Setup of run 1:
// FIR_low_pass_filter
module FIR_low_pass_filter(
	input clk,
	input rst,
	input [7:0]FIR_IN,
	output reg [16:0]FIR_OUT
);
reg[7:0] delay_pipeline1;
reg[7:0] delay_pipeline2;
reg[7:0] delay_pipeline3;
reg[7:0] delay_pipeline4;
reg[7:0] delay_pipeline5;
reg[7:0] delay_pipeline6;
reg[7:0] delay_pipeline7;
reg[7:0] delay_pipeline8;
reg[7:0] delay_pipeline9;
wire[7:0] coeff1 = 8'd7;	 
wire[7:0] coeff2 = 8'd5;
wire[7:0] coeff3 = 8'd51;
wire[7:0] coeff4 = 8'd135;
wire[7:0] coeff5 = 8'd179;
wire[7:0] coeff6 = 8'd135;
wire[7:0] coeff7 = 8'd51;
wire[7:0] coeff8 = 8'd5;
wire[7:0] coeff9 = 8'd7;
reg signed [16:0] multi_data1 ; 
reg signed [16:0] multi_data2 ;
reg signed [16:0] multi_data3 ;
reg signed [16:0] multi_data4 ;
reg signed [16:0] multi_data5 ;
reg signed [16:0] multi_data6 ;
reg signed [16:0] multi_data7 ;
reg signed [16:0] multi_data8 ;
reg signed [16:0] multi_data9 ;
always@(posedge clk or negedge rst)
if(!rst)
begin
	delay_pipeline1 <= 8'b0 ;
	delay_pipeline2 <= 8'b0 ;
	delay_pipeline3 <= 8'b0 ;
	delay_pipeline4 <= 8'b0 ;
	delay_pipeline5 <= 8'b0 ;
	delay_pipeline6 <= 8'b0 ;
	delay_pipeline7 <= 8'b0 ;
	delay_pipeline8 <= 8'b0 ;
	delay_pipeline9 <= 8'b0 ;
end
else
begin
  ...
clock: 3.05 ns
lec_check: 0
cap_margin: 20
core_margin: 2
core_utilization: 72
cts_cluster_size: 32
place_density: 0.35
setup_slack_margin: 0.92
slew_margin: 20
run.sh (not shown) runs the stock make flow with config.mk's settings and CLKGATE_MAP_FILE=.
Status: run 1 FAILED at global routing (tool error)
Changes in run 2 relative to run 1:
- PLACE_DENSITY no longer set, was 0.35
- SETUP_SLACK_MARGIN no longer set, was 0.92
- CTS_CLUSTER_SIZE now 98, was 32
- CTS_CLUSTER_DIAMETER now 391, previously not set
- the clock period (ns, I/O delays scaled along) now 7.0, was 3.05
==> comparison <==
Setup slack after placement improves in run 2 relative to run 1. Comparing run 2 against run 1, there is no change at all in simple logic cell fraction of the synthesized area. Comparing run 2 against run 1, there is no change at all in I/O pin count. From run 1 to run 2, effective utilization at floorplan did not move at all. Diff run 2..run 1 | number of flip-flops and latches in the synthesized netlist | unchanged. Yosys stat chip area across run 1 and run 2: no real change. The number of CTS-inserted buffers on run 1 is in line with that on run 2. Number of cells in the design after placement in run 2 is 142 lower than in run 1. Comparing run 1 with run 2, the post-synthesis share of cell area spent on and-or and or-and gates came out essentially unchanged. Total of cells resized after clock tree synthesis for run 2: 194 down relative to run 1. The number of post-CTS setup repair buffers of run 2 falls short of that of run 1 by 45. The sole clean run among run 1 and run 2 is run 2.
Relative to run 2, the following input files were edited for run 3:
- changing CTS_CLUSTER_DIAMETER from 391 to 323
- changing SLEW_MARGIN from 20 to 0
- setting SETUP_SLACK_MARGIN to -0.69 for the first time
- changing CORE_UTILIZATION from 72 to 64
- setting TNS_END_PERCENT to 35 for the first time
- setting ABC_AREA to 0 for the first time
- setting CORE_ASPECT_RATIO to 0.5 for the first time
- setting PLACE_DENSITY to 0.41 for the first time
Notes after the runs:
Relative to run 2, worst hold slack has gone up in run 3.
Between run 3 and run 2, the difference in final cell area excluding filler cells is negligible.
Total of clock buffers placed in the layout in run 3 is 1 above run 2.
In the tables for run 3 and run 2, cell count reads higher with run 3.
Cell depth of the worst hold path came out exactly the same in run 3 and run 2.
Summary: with run 2 as the reference, via count of the first global-routing pass in run 3 moved down slightly.
Diff run 2 -> run 3: final worst slack increased 19 ps, flip-flop and latch share of the layout cell area essentially unchanged, wire length on met1 increased 920 µm, die span in y decreased about 24%.
Input-level comparison between run 4 and run 3:
- a change of CORE_UTILIZATION from 64 to 40
- a deleted PLACE_DENSITY that had been 0.41
- a deleted TNS_END_PERCENT that had been 35
- a deleted SETUP_SLACK_MARGIN that had been -0.69
- an added PLACE_DENSITY_LB_ADDON of 0.27
- a change of CORE_ASPECT_RATIO from 0.5 to 1.94
Findings:
- Reported for run 4 and run 3, first-pass iteration count of the detailed router turned out identical to the last digit.
- Run 4 vs. run 3: multiplexer fraction of the synthesized cell area has remained practically unchanged; final core area utilization has decreased; total core area has increased; total negative slack for setup checks has remained practically unchanged.
